Design Module_Wrapper, start of the top module:
module Module_Wrapper (
    input logic ACLK,
    input logic ARESETN,
    input  logic [31:0] AWADDR,
    input  logic AWVALID,
    output logic AWREADY,
    input  logic [31:0] WDATA,
    input  logic WVALID,
    output logic WREADY,
    output logic [1:0] BRESP,
    output logic BVALID,
    input  logic BREADY,
    output logic [1:0] SS,
    output logic MOSI,
    output logic SCLK,
    input  logic MISO
);
    logic sclk_int, sclk_tick;
    logic fready_full, fready_empty;
    logic wr_en, rd_en;
    logic [31:0] tx_data_bus, ss_data_bus;
    logic [31:0] fifo_tx_out, fifo_ss_out;
    logic [33:0] data_to_master;
    logic go, dready, sresp;
    logic tx_full, tx_empty, ss_full, ss_empty;
    FDIVIDER fdiv_inst (
        .ACLK(ACLK),
        .RESTN(ARESETN),
        .SCLK(sclk_int),
        .TICK(sclk_tick)
    );
    AXI_SLAVE axi_inst (
        .ACLK(ACLK),
        .ARESETN(ARESETN),
        .AWADDR(AWADDR), .AWVALID(AWVALID), .AWREADY(AWREADY),
        .WDATA(WDATA), .WVALID(WVALID), .WREADY(WREADY),
        .BRESP(BRESP), .BVALID(BVALID), .BREADY(BREADY),
        .FREADY_full(fready_full),
        .wr_en(wr_en),
        .Tx_data_out(tx_data_bus),
        .SS_data_out(ss_data_bus)
    );
    Async_Tx_FIFO tx_fifo_inst (
        .ACLK(ACLK),
        .SCLK(sclk_tick),
        .rst_n(ARESETN),
  ...
clock: 2.14 ns
lec_check: 0
abc_area: 1
cap_margin: 20
core_margin: 2
core_utilization: 72
cts_cluster_diameter: 78
place_density_lb_addon: 0.3
setup_slack_margin: -0.1
slew_margin: 20
run.sh (not shown) runs the stock make flow with config.mk's settings and CLKGATE_MAP_FILE=.
The first run completed, yet does not pass: negative setup slack.
==> next run, changes <==
- CTS_CLUSTER_DIAMETER: 78 -> 101
- PLACE_DENSITY_LB_ADDON: 0.3 -> unset
- SETUP_SLACK_MARGIN: -0.1 -> unset
- clock period: 2.14 -> 4.74 ns (I/O delays scaled with it)
After rerunning:
- This time the run went through all stages and came out clean
- setup slack gets better by 1.4 ns
- core utilization fell by 2.6 points
- total power drops by about 55%
==> next run, changes <==
- ABC_AREA: 1 -> unset
- CORE_UTILIZATION: 72 -> 67
- CTS_CLUSTER_DIAMETER: 101 -> unset
- clock period: 4.74 -> 3.29 ns (I/O delays scaled with it)
What happened: Die area went up by 4.7%. Total power went up by about 43%. Setup slack is worse by 0.94 ns. Final cell count went down by 25%. Non-clock buffer count went up by 14.
==> next run, changes <==
- CORE_UTILIZATION: 67 -> 72
- SETUP_SLACK_MARGIN: unset -> -0.11
- clock period: 3.29 -> 2.14 ns (I/O delays scaled with it)
Outcome: This time the run completed and failed the layout checks on negative setup slack. Synthesized area stays the same. Design area went up by 1.3%. Sequential share of layout area fell by 0.79 points. Wire length rose by 7.5%.
==> next run, changes <==
- ABC_AREA: unset -> 1
- CAP_MARGIN: 20 -> 0
- CELL_PAD_IN_SITES_DETAIL_PLACEMENT: unset -> 0
- CTS_CLUSTER_DIAMETER: unset -> 384
- CTS_CLUSTER_SIZE: unset -> 15
- GPL_ROUTABILITY_DRIVEN: unset -> 0
- MAX_ROUTING_LAYER: unset -> met5
- PLACE_DENSITY_LB_ADDON: unset -> 0.06
- SETUP_SLACK_MARGIN: -0.11 -> 0.62
- TNS_END_PERCENT: unset -> 80
Effect: The new run finished but fails on negative setup slack; first-iteration DRC count climbs to 3.3 times its value; global-route usage came out higher by 4.9 points; final area is higher by about 11%.

========
Starting RTL as in the previous note.
Settings: LEC_CHECK=0, CAP_MARGIN=20, CORE_MARGIN=2, CORE_UTILIZATION=8, SLEW_MARGIN=20; clock period 10.8 ns.
The first run went through all stages and came out clean.
==> next run, changes <==
ABC_AREA = 1   (was default)
CORE_UTILIZATION = 72   (was 8)
Register-to-register slack gets worse by 290 ps.
Power goes up by 1.2%.
Via count goes up by 35%.
Utilization goes up by 71 points.
Critical path depth goes up by 2.
Design area goes down by 13%.
Worst setup slack gets better by 350 ps.
==> next run, changes <==
ABC_AREA = default   (was 1)
CORE_UTILIZATION = 40   (was 72)
clock period = 4.34 ns   (was 10.8 ns; I/O delays follow)
=>
- total power grows to 2.5 times its value
- setup slack loses 5100 ps
- die size grows by 74%
==> next run, changes <==
ABC_AREA = 1   (was default)
CORE_UTILIZATION = 64   (was 40)
TNS_END_PERCENT = 15   (was default)
clock period = 4.24 ns   (was 4.34 ns; I/O delays follow)
=>
- via count rises by 31%
- cell area went down by 0.71%
- routed wire length rises by 13%

========
Setup of job 2683:
Module_Wrapper again, from the RTL that the note above started with.
// Module_Wrapper
module Module_Wrapper (
    input logic ACLK,
    input logic ARESETN,
    input  logic [31:0] AWADDR,
    input  logic AWVALID,
    output logic AWREADY,
    input  logic [31:0] WDATA,
    input  logic WVALID,
    output logic WREADY,
    output logic [1:0] BRESP,
    output logic BVALID,
    input  logic BREADY,
    output logic [1:0] SS,
    output logic MOSI,
    output logic SCLK,
    input  logic MISO
);
make LEC_CHECK=0 CAP_MARGIN=20 CELL_PAD_IN_SITES_DETAIL_PLACEMENT=1 CELL_PAD_IN_SITES_GLOBAL_PLACEMENT=3 CORE_MARGIN=3 CORE_UTILIZATION=40 CTS_CLUSTER_SIZE=27 GPL_ROUTABILITY_DRIVEN=0 GPL_TIMING_DRIVEN=1 HOLD_SLACK_MARGIN=0.08 MAX_ROUTING_LAYER=met4 MIN_ROUTING_LAYER=met2 PLACE_DENSITY_LB_ADDON=0.01 SETUP_SLACK_MARGIN=0.22 SLEW_MARGIN=20 TNS_END_PERCENT=35 finish   # period 5.94 ns
Job 2683 | status: complete | timing, DRC, antenna: pass
## Diff of input files: job 8020 against job 2683
Settings: CELL_PAD_IN_SITES_DETAIL_PLACEMENT removed (was 1); GPL_TIMING_DRIVEN changed from 1 to 0; GPL_ROUTABILITY_DRIVEN removed (was 0); CORE_MARGIN changed from 3 to 2; TNS_END_PERCENT removed (was 35); the clock period (ns, I/O delays scaled along) changed from 5.94 to 2.54.
==> results <==
Every run in job 8020 and job 2683 closed cleanly, with the single exception of job 8020.
The layout from job 8020, despite a flow that completed every stage, fails the layout checks, with the failing checks listed as negative setup slack.
Measured against job 8020, the power of job 2683 comes out at 0.42 times the reference value.
Transition at the pin with the smallest max-transition slack up 0.068 ns in job 8020 wrt job 2683
Run comparison: job 2683 class of the most critical hold timing path reg2reg; job 8020 class of the most critical hold timing path in2reg
Any difference in register cell area after layout between job 8020 and job 2683 is small enough to ignore.
On die height: job 8020 sits below job 2683.
[job 8020] wire length per cell rose 5.1% relative to job 2683
Lower die area among job 8020 and job 2683: job 8020
Between job 2683 and job 8020, the number of logic gates figures differ only marginally.
Input changes introduced in job 5791 (baseline for comparison: job 8020):
Settings: removing SETUP_SLACK_MARGIN (formerly 0.22); removing CELL_PAD_IN_SITES_GLOBAL_PLACEMENT (formerly 3); changing HOLD_SLACK_MARGIN from 0.08 to -0.03; removing GPL_TIMING_DRIVEN (formerly 0); changing the clock period (ns, I/O delays scaled along) from 2.54 to 3.4.
## What came out
Every stage of the flow completed for job 5791, and the final layout passed the timing, DRC and antenna checks.
Job 5791 vs job 8020, max-slew headroom at the worst pin went up by 17 points.
From job 8020 to job 5791 the numbers moved as follows: fraction of power consumed by the clock network higher, global-route wire length before repair decreased 12000 um.
Between job 5791 and job 8020, the met3 layer usage reported by global route is lower for job 5791.
Relative to job 8020, cell area has gone down in job 5791.
Run comparison: job 5791 slowest stage cell on the critical path sky130_fd_sc_hd__clkdlybuf4s50_1; job 8020 slowest stage cell on the critical path sky130_fd_sc_hd__dfxtp_2
Setup changes, job 5791 to job 4665
Settings: a deleted MAX_ROUTING_LAYER that had been met4; a deleted HOLD_SLACK_MARGIN that had been -0.03; a deleted CTS_CLUSTER_SIZE that had been 27; a deleted PLACE_DENSITY_LB_ADDON that had been 0.01; a deleted MIN_ROUTING_LAYER that had been met2; a change of the clock period (ns, I/O delays scaled along) from 3.4 to 7.0.
Findings:
- Job 5791 → job 4665: total internal power lower, transition time at the pin with the least slew margin increased by 0.19 ns relative to the old numbers, final total power down 12 mW, register share of the cell area higher.
- Delta(non-clock buffer area fraction after layout, job 4665 - job 5791) < 0
- Comparing job 5791 and job 4665, the higher number of fill cells is on job 5791.
- Worst setup slack ended up 2.97 ns higher on job 4665 than on job 5791.
- Compared with job 5791, job 4665 shows a lower global-route wire length before repair.
- Job 4665 vs. job 5791: count of hold-fix buffers inserted at cts shows no meaningful change, pre-CTS setup slack shows an increase of 2.39 ns.
Input-level comparison between job 4345 and job 4665:
Settings: GPL_TIMING_DRIVEN now 1, previously not set; CELL_PAD_IN_SITES_DETAIL_PLACEMENT now 2, previously not set; TNS_END_PERCENT now 95, previously not set; GPL_ROUTABILITY_DRIVEN now 0, previously not set; CORE_MARGIN now 5, was 2; MAX_ROUTING_LAYER now met4, previously not set; CORE_UTILIZATION now 48, was 40; CTS_CLUSTER_DIAMETER now 34, previously not set; CELL_PAD_IN_SITES_GLOBAL_PLACEMENT now 3, previously not set; CORE_ASPECT_RATIO now 0.57, previously not set.
[summary]
- Cell area, job 4345 and job 4665: larger value in job 4345
- Compared with job 4665, in job 4345 amount of wire on met3 after detailed routing up about 90%, clock buffer count decreased by 1 relative to the old numbers, routed wire length rose by about 47%.
- Run comparison: job 4345 largest power group clock; job 4665 largest power group sequential cells

========
Module_Wrapper again, from the RTL that the note above started with.
export LEC_CHECK = 0
export ABC_AREA = 1
export CAP_MARGIN = 20
export CORE_MARGIN = 2
export CORE_UTILIZATION = 69
export SETUP_SLACK_MARGIN = 0.56
export SLEW_MARGIN = 20
create_clock -name core_clock -period 2.15 [get_ports {ACLK}]
The starting point ran to the end with violations: negative setup slack.
Then changed:
Settings changed: ABC_AREA 1 to unset, CORE_UTILIZATION 69 to 40, SETUP_SLACK_MARGIN 0.56 to unset.
Clock period 2.15 ns to 3.86 ns, I/O delays scaled along.
After rerunning:
- The new run went through all stages and came out clean
- non-clock buffer count decreases by 239
- design area decreases by 11%
- setup slack gets better by 0.86 ns
- first-iteration DRC count decreases by about 70%
- final cell count decreases by 19%
- die size increases by 67%
- wire length decreases by 43%
- sequential cell count does not change
- power decreases by about 43%
- worst hold slack gets better by 0.17 ns
- clock skew increases by 0.0049 ns
Then changed:
Settings changed: CORE_UTILIZATION 40 to 70, SETUP_SLACK_MARGIN set to 0.55.
Clock period 3.86 ns to 2.18 ns, I/O delays scaled along.
What happened: The new run finished but fails on negative setup slack; routed wire length increases by well over a third; area after synthesis is unchanged; worst setup slack gets worse by 0.77 ns; power went up by well over a third; utilization climbs by 40 points.
Then changed:
Settings changed: CORE_UTILIZATION 70 to 72, SETUP_SLACK_MARGIN 0.55 to -0.1.
Clock period 2.18 ns to 2.14 ns, I/O delays scaled along.
Outcome: The changed run finished but failed the layout checks on negative setup slack; via count fell by 6.6%; clock power is about the same; critical path depth stays the same; power is higher by 0.96%; final area falls by 5.2%; clock-buffer cell count went up by 8; combinational power came out lower by 6.1%; sequential share of layout area increases by 3.3 points; final cell count went down by 2.8%; flip-flop count does not change.
Then changed:
Settings changed: ABC_AREA set to 1, CORE_UTILIZATION 72 to 70.
Clock period 2.14 ns to 2.19 ns, I/O delays scaled along.
The changed run finished but fails on negative setup slack.
Routed wire length fell by 2.0%.
Register-to-register slack gains 0.10 ns.
Setup slack is better by 0.13 ns.
First-iteration DRC count came out higher by 12%.
Global-route usage falls by 1.6 points.
Final area went up by 1.7%.
Total power falls by 3.7%.
Synthesized cell count goes up by 56%.
Core utilization goes down by 3.0 points.
Sequential power drops by about 2%.
Clock power decreases by about 6%.

========
oak:
Module_Wrapper again, from the RTL that the note above started with.
Settings: LEC_CHECK=0, ABC_AREA=1, CAP_MARGIN=20, CORE_MARGIN=2, CORE_UTILIZATION=72, CTS_CLUSTER_DIAMETER=101, CTS_CLUSTER_SIZE=13, PLACE_DENSITY_LB_ADDON=0.1, SETUP_SLACK_MARGIN=1.25, SLEW_MARGIN=20; clock period 4.74 ns.
No stage failed in oak, and the final checks on the layout all came back clean.
What pine does differently from oak at the input level:
# oak
export LEC_CHECK = 0
export ABC_AREA = 1
export CAP_MARGIN = 20
export CORE_MARGIN = 2
export CORE_UTILIZATION = 72
export CTS_CLUSTER_DIAMETER = 101
export CTS_CLUSTER_SIZE = 13
export PLACE_DENSITY_LB_ADDON = 0.1
export SETUP_SLACK_MARGIN = 1.25
export SLEW_MARGIN = 20
create_clock -name core_clock -period 4.74 [get_ports {ACLK}]
# pine
export LEC_CHECK = 0
export ABC_AREA = 1
export CAP_MARGIN = 20
export CORE_MARGIN = 2
export CORE_UTILIZATION = 72
export CTS_CLUSTER_DIAMETER = 367
export SLEW_MARGIN = 20
create_clock -name core_clock -period 2.15 [get_ports {ACLK}]
### Flow results
- Final checks on pine, whose flow otherwise completed, came back failing, citing setup timing.
- Reported for oak and pine, tap cell count turned out identical to the last digit.
- Number of global-route vias before repair grows by a few percent when moving from oak to pine.
- In pine relative to oak, overall power had gone up by more than 100%.
- Cmp oak and pine / static power due to leakage / lower: oak
- pine against oak: clock group share of total power higher; utilization higher.
[inputs] birch vs pine
# pine
export LEC_CHECK = 0
export ABC_AREA = 1
export CAP_MARGIN = 20
export CORE_MARGIN = 2
export CORE_UTILIZATION = 72
export CTS_CLUSTER_DIAMETER = 367
export SLEW_MARGIN = 20
create_clock -name core_clock -period 2.15 [get_ports {ACLK}]
# birch
export LEC_CHECK = 0
export ABC_AREA = 1
export CAP_MARGIN = 20
export CORE_MARGIN = 2
export CORE_UTILIZATION = 72
export PLACE_DENSITY = 0.4
export SETUP_SLACK_MARGIN = -0.34
export SLEW_MARGIN = 20
create_clock -name core_clock -period 6.81 [get_ports {ACLK}]
Findings:
- Compared with pine, in birch total power shows a reduction of about 70%, design area lost 1300 µm², post-detailed-route wirelength per cell shrank by about 3.4%, mean instance size in the synthesized netlist was more or less identical.
- Summary of the comparison: path length in cells of the critical path is lower in birch, relative to pine.
- For the logic share of the area, birch came in 0.37 points higher than pine did.
- Worst hold slack came out higher on birch than on pine.
- For pine, the top layer reached by signal wires was met5, unlike birch, where it was met4.
- Compare birch and pine | routed wire length lower: birch
- Between birch and pine, the core footprint does not differ in any meaningful way.
- birch was carried through to the last stage, and its layout satisfied the timing, DRC and antenna checks.
- pine vs birch, worst-path cell with the longest stage delay: sky130_fd_sc_hd__dfxtp_2 vs sky130_fd_sc_hd__clkdlybuf4s50_1
- Setup slack in birch is larger than in pine.

========
Module_Wrapper again, from the RTL that the note above started with.
Settings: LEC_CHECK=0, ABC_AREA=1, CAP_MARGIN=0, CORE_ASPECT_RATIO=1.42, CORE_MARGIN=2, CORE_UTILIZATION=72, CTS_CLUSTER_DIAMETER=400, CTS_CLUSTER_SIZE=10, PLACE_DENSITY_LB_ADDON=0.1, SETUP_SLACK_MARGIN=-0.18, SLEW_MARGIN=20; clock period 2.15 ns.
The baseline ran to the end with violations: setup timing.
Next try:
==> flow/config.mk (replaced) <==
export PLATFORM = sky130hd
export DESIGN_NAME = Module_Wrapper
export DESIGN_NICKNAME = Module_Wrapper
export VERILOG_FILES = /design/flow/design.v
export SDC_FILE = /design/flow/constraint.sdc
export NUM_CORES = 4
export LEC_CHECK = 0
export ABC_AREA = 1
export CAP_MARGIN = 20
export CORE_MARGIN = 2
export CORE_UTILIZATION = 72
export CTS_CLUSTER_SIZE = 79
export SETUP_SLACK_MARGIN = -0.1
export SLEW_MARGIN = 20
==> flow/constraint.sdc (replaced) <==
create_clock -name core_clock -period 2.14 [get_ports {ACLK}]
set_input_delay 0.4280 -clock core_clock [delete_from_list [all_inputs] [get_ports {ACLK}]]
set_output_delay 0.4280 -clock core_clock [all_outputs]
set_load 0.01 [all_outputs]
What happened: The changed run reached the layout checks and failed them: setup timing; synthesized area stays the same; cell area is lower slightly; routed wire length falls by a little under a tenth; register-to-register slack improves by 0.18 ns; synthesized cell count does not change; worst hold slack degrades by 0.027 ns.
Next try:
--- a/flow/config.mk
+++ b/flow/config.mk
@@ -7,8 +7,9 @@
 export LEC_CHECK = 0
-export ABC_AREA = 1
-export CAP_MARGIN = 20
+export ABC_AREA = 0
+export CAP_MARGIN = 40
 export CORE_MARGIN = 2
-export CORE_UTILIZATION = 72
-export CTS_CLUSTER_SIZE = 79
-export SETUP_SLACK_MARGIN = -0.1
+export CORE_UTILIZATION = 70
+export CTS_CLUSTER_SIZE = 17
+export PLACE_DENSITY = 0.39
+export SETUP_SLACK_MARGIN = 0.55
 export SLEW_MARGIN = 20
Outcome: The changed run finished but failed the layout checks on setup timing; worst setup slack got worse by 0.052 ns; design area rises by 5.1%; core utilization rises by 4.0 points; synthesized cell count falls by 36%; wire length rises by 25%; global-route usage rises by 2.7 points.
Next try:
--- a/flow/config.mk
+++ b/flow/config.mk
@@ -7,9 +7,6 @@
 export LEC_CHECK = 0
-export ABC_AREA = 0
-export CAP_MARGIN = 40
+export CAP_MARGIN = 20
 export CORE_MARGIN = 2
 export CORE_UTILIZATION = 70
-export CTS_CLUSTER_SIZE = 17
-export PLACE_DENSITY = 0.39
-export SETUP_SLACK_MARGIN = 0.55
+export SETUP_SLACK_MARGIN = 0.71
 export SLEW_MARGIN = 20
==> flow/constraint.sdc (replaced) <==
create_clock -name core_clock -period 2.73 [get_ports {ACLK}]
set_input_delay 0.5460 -clock core_clock [delete_from_list [all_inputs] [get_ports {ACLK}]]
set_output_delay 0.5460 -clock core_clock [all_outputs]
set_load 0.01 [all_outputs]
Outcome: Now the flow passed the timing, DRC and antenna checks; synthesized area stays the same; setup slack is better by 0.59 ns; power drops by 21%; critical path depth decreases by 2; non-clock buffer count shrinks by 62; core utilization drops by 2.1 points; register-to-register slack is better by 0.63 ns; die size is unchanged; final cell count decreases by 2.5%; worst hold slack gains 0.14 ns.
Power figures rest on the tool's default switching activity, not on a simulated workload.
